==> run P <==
## FM_demodulator
module FM_demodulator
          (
           clk,
           reset,
           clk_enable,
           inp_I,
           inp_Q,
           out_fm
          );
  input   clk;
  input   reset;
  input   clk_enable;
  input   signed [38:0] inp_I;   
  input   signed [38:0] inp_Q;   
  output  [12:0] out_fm;   
  wire enb;
  reg signed [38:0] Delay1_out1;   
  reg signed [38:0] Delay2_out1;   
  reg signed [38:0] Delay4_out1;   
  wire signed [31:0] Sum4_sub_cast;   
  wire signed [31:0] Sum4_sub_cast_1;   
  wire signed [31:0] Sum4_sub_temp;   
  wire signed [29:0] Sum4_out1;   
  wire signed [68:0] Product_mul_temp;   
  wire signed [32:0] Product_out1;   
  reg signed [38:0] Delay3_out1;   
  wire signed [30:0] Sum3_sub_cast;   
  wire signed [30:0] Sum3_sub_cast_1;   
  wire signed [30:0] Sum3_sub_temp;   
  wire signed [28:0] Sum3_out1;   
  wire signed [67:0] Product2_mul_temp;   
  wire signed [32:0] Product2_out1;   
  wire signed [31:0] Sum5_sub_cast;   
  wire signed [31:0] Sum5_sub_cast_1;   
  ...
clock: 16.3 ns
lec_check: 0
abc_area: 1
cap_margin: 20
core_aspect_ratio: 1.31
core_margin: 2
core_utilization: 72
cts_cluster_diameter: 391
cts_cluster_size: 99
setup_slack_margin: -1.14
slew_margin: 20
tns_end_percent: 15
run.sh (not shown) runs the stock make flow with config.mk's settings and CLKGATE_MAP_FILE=.
==> inputs of run X, as changes to run P <==
- CORE_ASPECT_RATIO: 1.31 -> 0.5
- CTS_CLUSTER_DIAMETER: 391 -> 338
- SETUP_SLACK_MARGIN: -1.14 -> -1.16
- TNS_END_PERCENT: 15 -> not set
==> flow/constraint.sdc (replaced) <==
create_clock -name core_clock -period 11.7 [get_ports {clk}]
set_input_delay 2.3400 -clock core_clock [delete_from_list [all_inputs] [get_ports {clk}]]
set_output_delay 2.3400 -clock core_clock [all_outputs]
set_load 0.01 [all_outputs]
==> summary of the runs <==
- Run P produced a clean layout. Run X completed, yet does not pass: negative setup slack.
- Between run X and run P, the lower core utilization is in run P (gap 7.3 points).
- Against run X, the clock skew of run P is higher by 0.0015 ns.
- In run P the hold slack is worse than in run X, by 0.043 ns.
- Against run X, the via count of run P is larger by about 0.22%.
==> figures <==
| quantity | run P | run X |
|---|---|---|
| Result of the run | finished clean | complete, but fails checks |
| Violated checks | - | negative setup slack |
| HPWL after detailed placement | 271600 µm | 266100 µm |
| Total vias in the final route | 77970 | 77800 |
| WL met3 | 51070 µm | 53800 µm |
| Count of TritonRoute iterations in the first routing pass | 17 | 10 |
| Skew final | 0.03331 ns | 0.03180 ns |
| Start of the worst register-to-register path | Delay4_out1[9] | Delay4_out1[7] |
| Area of the core | 0.1196 mm² | 0.1202 mm² |
| Worst EP arrival | 15.89 ns | 13.17 ns |
| Drt wl/cell | 28.83 µm | 24.80 µm |
| Critical path endpoint | OUTPUT_rsvdreg[9] | OUTPUT_rsvdreg[12] |

---

==> inputs of job 1199 <==
==> flow/design.v <==
`timescale 1 ns / 1 ns
module FM_demodulator
          (
           clk,
           reset,
           clk_enable,
           inp_I,
           inp_Q,
           out_fm
          );
  input   clk;
  input   reset;
  input   clk_enable;
  input   signed [38:0] inp_I;   
  input   signed [38:0] inp_Q;   
  output  [12:0] out_fm;   
  wire enb;
  reg signed [38:0] Delay1_out1;   
  reg signed [38:0] Delay2_out1;   
  reg signed [38:0] Delay4_out1;   
  wire signed [31:0] Sum4_sub_cast;   
  wire signed [31:0] Sum4_sub_cast_1;   
  wire signed [31:0] Sum4_sub_temp;   
  wire signed [29:0] Sum4_out1;   
  wire signed [68:0] Product_mul_temp;   
  wire signed [32:0] Product_out1;   
  reg signed [38:0] Delay3_out1;   
  wire signed [30:0] Sum3_sub_cast;   
  wire signed [30:0] Sum3_sub_cast_1;   
  wire signed [30:0] Sum3_sub_temp;   
  wire signed [28:0] Sum3_out1;   
  wire signed [67:0] Product2_mul_temp;   
  wire signed [32:0] Product2_out1;   
  wire signed [31:0] Sum5_sub_cast;   
  wire signed [31:0] Sum5_sub_cast_1;   
  wire signed [31:0] Sum5_sub_temp;   
  wire [12:0] OUTPUT_rsvd;   
  reg [12:0] OUTPUT_rsvdreg;
  assign enb = clk_enable;
  always @(posedge clk or posedge reset)
    begin : Delay1_process
      if (reset == 1'b1) begin
        Delay1_out1 <= 39'sh0000000000;
      end
      else begin
        if (enb) begin
          Delay1_out1 <= inp_I;
        end
      end
    end
  always @(posedge clk or posedge reset)
    begin : Delay2_process
      if (reset == 1'b1) begin
        Delay2_out1 <= 39'sh0000000000;
      end
      else begin
        if (enb) begin
          Delay2_out1 <= inp_Q;
        end
      end
    end
  always @(posedge clk or posedge reset)
    begin : Delay4_process
      if (reset == 1'b1) begin
        Delay4_out1 <= 39'sh0000000000;
      end
      else begin
        if (enb) begin
          Delay4_out1 <= Delay2_out1;
        end
      end
    end
  assign Sum4_sub_cast = inp_Q[38:7];
  assign Sum4_sub_cast_1 = Delay4_out1[38:7];
  assign Sum4_sub_temp = Sum4_sub_cast - Sum4_sub_cast_1;
  assign Sum4_out1 = Sum4_sub_temp[29:0];
  assign Product_mul_temp = Delay1_out1 * Sum4_out1;
  assign Product_out1 = Product_mul_temp[66:34];
  always @(posedge clk or posedge reset)
    begin : Delay3_process
      if (reset == 1'b1) begin
        Delay3_out1 <= 39'sh0000000000;
      end
      else begin
        if (enb) begin
          Delay3_out1 <= Delay1_out1;
        end
      end
    end
  assign Sum3_sub_cast = inp_I[38:8];
  assign Sum3_sub_cast_1 = Delay3_out1[38:8];
  assign Sum3_sub_temp = Sum3_sub_cast - Sum3_sub_cast_1;
  assign Sum3_out1 = Sum3_sub_temp[28:0];
  assign Product2_mul_temp = Sum3_out1 * Delay2_out1;
  assign Product2_out1 = Product2_mul_temp[65:33];
  assign Sum5_sub_cast = {Product_out1[32], Product_out1[32:2]};
  assign Sum5_sub_cast_1 = {Product2_out1[32], Product2_out1[32:2]};
  assign Sum5_sub_temp = Sum5_sub_cast - Sum5_sub_cast_1;
  assign OUTPUT_rsvd = Sum5_sub_temp[29:17];
always @(posedge clk)
    begin : OUTPUT_rsvdreg_process    
        if (enb) begin
          OUTPUT_rsvdreg <= OUTPUT_rsvd;
       end
    end
  assign out_fm = OUTPUT_rsvdreg;
endmodule   
==> flow/run.sh <==
#!/bin/bash
# the make line also repeats each setting of config.mk as NAME=value (left out here)
make -C /OpenROAD-flow-scripts/flow DESIGN_CONFIG=/design/flow/config.mk WORK_HOME=/design/flow/orfs CLKGATE_MAP_FILE= finish
==> flow/config.mk <==
export PLATFORM = sky130hd
export DESIGN_NAME = FM_demodulator
export DESIGN_NICKNAME = FM_demodulator
export VERILOG_FILES = /design/flow/design.v
export SDC_FILE = /design/flow/constraint.sdc
export NUM_CORES = 4
export LEC_CHECK = 0
export ABC_AREA = 1
export CAP_MARGIN = 20
export CORE_ASPECT_RATIO = 0.5
export CORE_MARGIN = 2
export CORE_UTILIZATION = 72
export CTS_CLUSTER_DIAMETER = 397
export CTS_CLUSTER_SIZE = 94
export PLACE_DENSITY = 0.42
export SETUP_SLACK_MARGIN = -1.16
export SLEW_MARGIN = 20
==> flow/constraint.sdc <==
create_clock -name core_clock -period 11.7 [get_ports {clk}]
set_input_delay 2.3400 -clock core_clock [delete_from_list [all_inputs] [get_ports {clk}]]
set_output_delay 2.3400 -clock core_clock [all_outputs]
set_load 0.01 [all_outputs]
==> job 8817: changes against job 1199 <==
==> flow/config.mk (replaced) <==
export PLATFORM = sky130hd
export DESIGN_NAME = FM_demodulator
export DESIGN_NICKNAME = FM_demodulator
export VERILOG_FILES = /design/flow/design.v
export SDC_FILE = /design/flow/constraint.sdc
export NUM_CORES = 4
export LEC_CHECK = 0
export CAP_MARGIN = 20
export CORE_MARGIN = 2
export CORE_UTILIZATION = 66
export CTS_CLUSTER_DIAMETER = 43
export SETUP_SLACK_MARGIN = -1.32
export SLEW_MARGIN = 20
export TNS_END_PERCENT = 35
==> flow/constraint.sdc (replaced) <==
create_clock -name core_clock -period 22.9 [get_ports {clk}]
set_input_delay 4.5800 -clock core_clock [delete_from_list [all_inputs] [get_ports {clk}]]
set_output_delay 4.5800 -clock core_clock [all_outputs]
set_load 0.01 [all_outputs]
==> impl_metrics.sql <==
-- physical implementation figures
INSERT INTO impl_metrics (metric_group, metric, value, unit) VALUES
('run_status', 'run_status', 'finished with violations', ''),
('run_status', 'layout.failed_checks', 'negative setup slack', ''),
('hold_path', 'worst_hold_path.num_cells', '2', ''),
('floorplan', 'core.rowCount', '90', ''),
('yosys', 'yosys.area.top_type_share', '0.534', ''),
('worst_setup_path', 'crit-reg2reg-capture', 'OUTPUT_rsvdreg[11]', ''),
('finish', 'bufAreaShareNonClock', '0.112', ''),
('finish', 'final_cell_area', '99400', 'sq um'),
('sta', 'setup_viol', '13', ''),
('sta', 'finalWorstSetupSlack', '-1.16', 'ns'),
('finish', 'layout.clock_buffers', '18', '');
The numbers above come from job 1199.

==> impl_metrics.sql <==
-- physical implementation figures
INSERT INTO impl_metrics (metric_group, metric, value, unit) VALUES
('floorplan', 'core.rowCount', '131', ''),
('finish', 'layout.clock_buffers', '17', ''),
('worst_setup_path', 'crit-reg2reg-capture', 'OUTPUT_rsvdreg[12]', ''),
('finish', 'final_cell_area', '87600', 'sq um'),
('sta', 'finalWorstSetupSlack', '2.96', 'ns'),
('run_status', 'run_status', 'finished clean', ''),
('sta', 'final_max_slew_viol_count', '0', ''),
('worst_setup_path', 'setup.reg_to_reg.worst_slack', '7.11', 'ns'),
('sta', 'setup_viol', '0', ''),
('yosys', 'yosys.area.top_type_share', '0.551', '');
The numbers above come from job 8817.

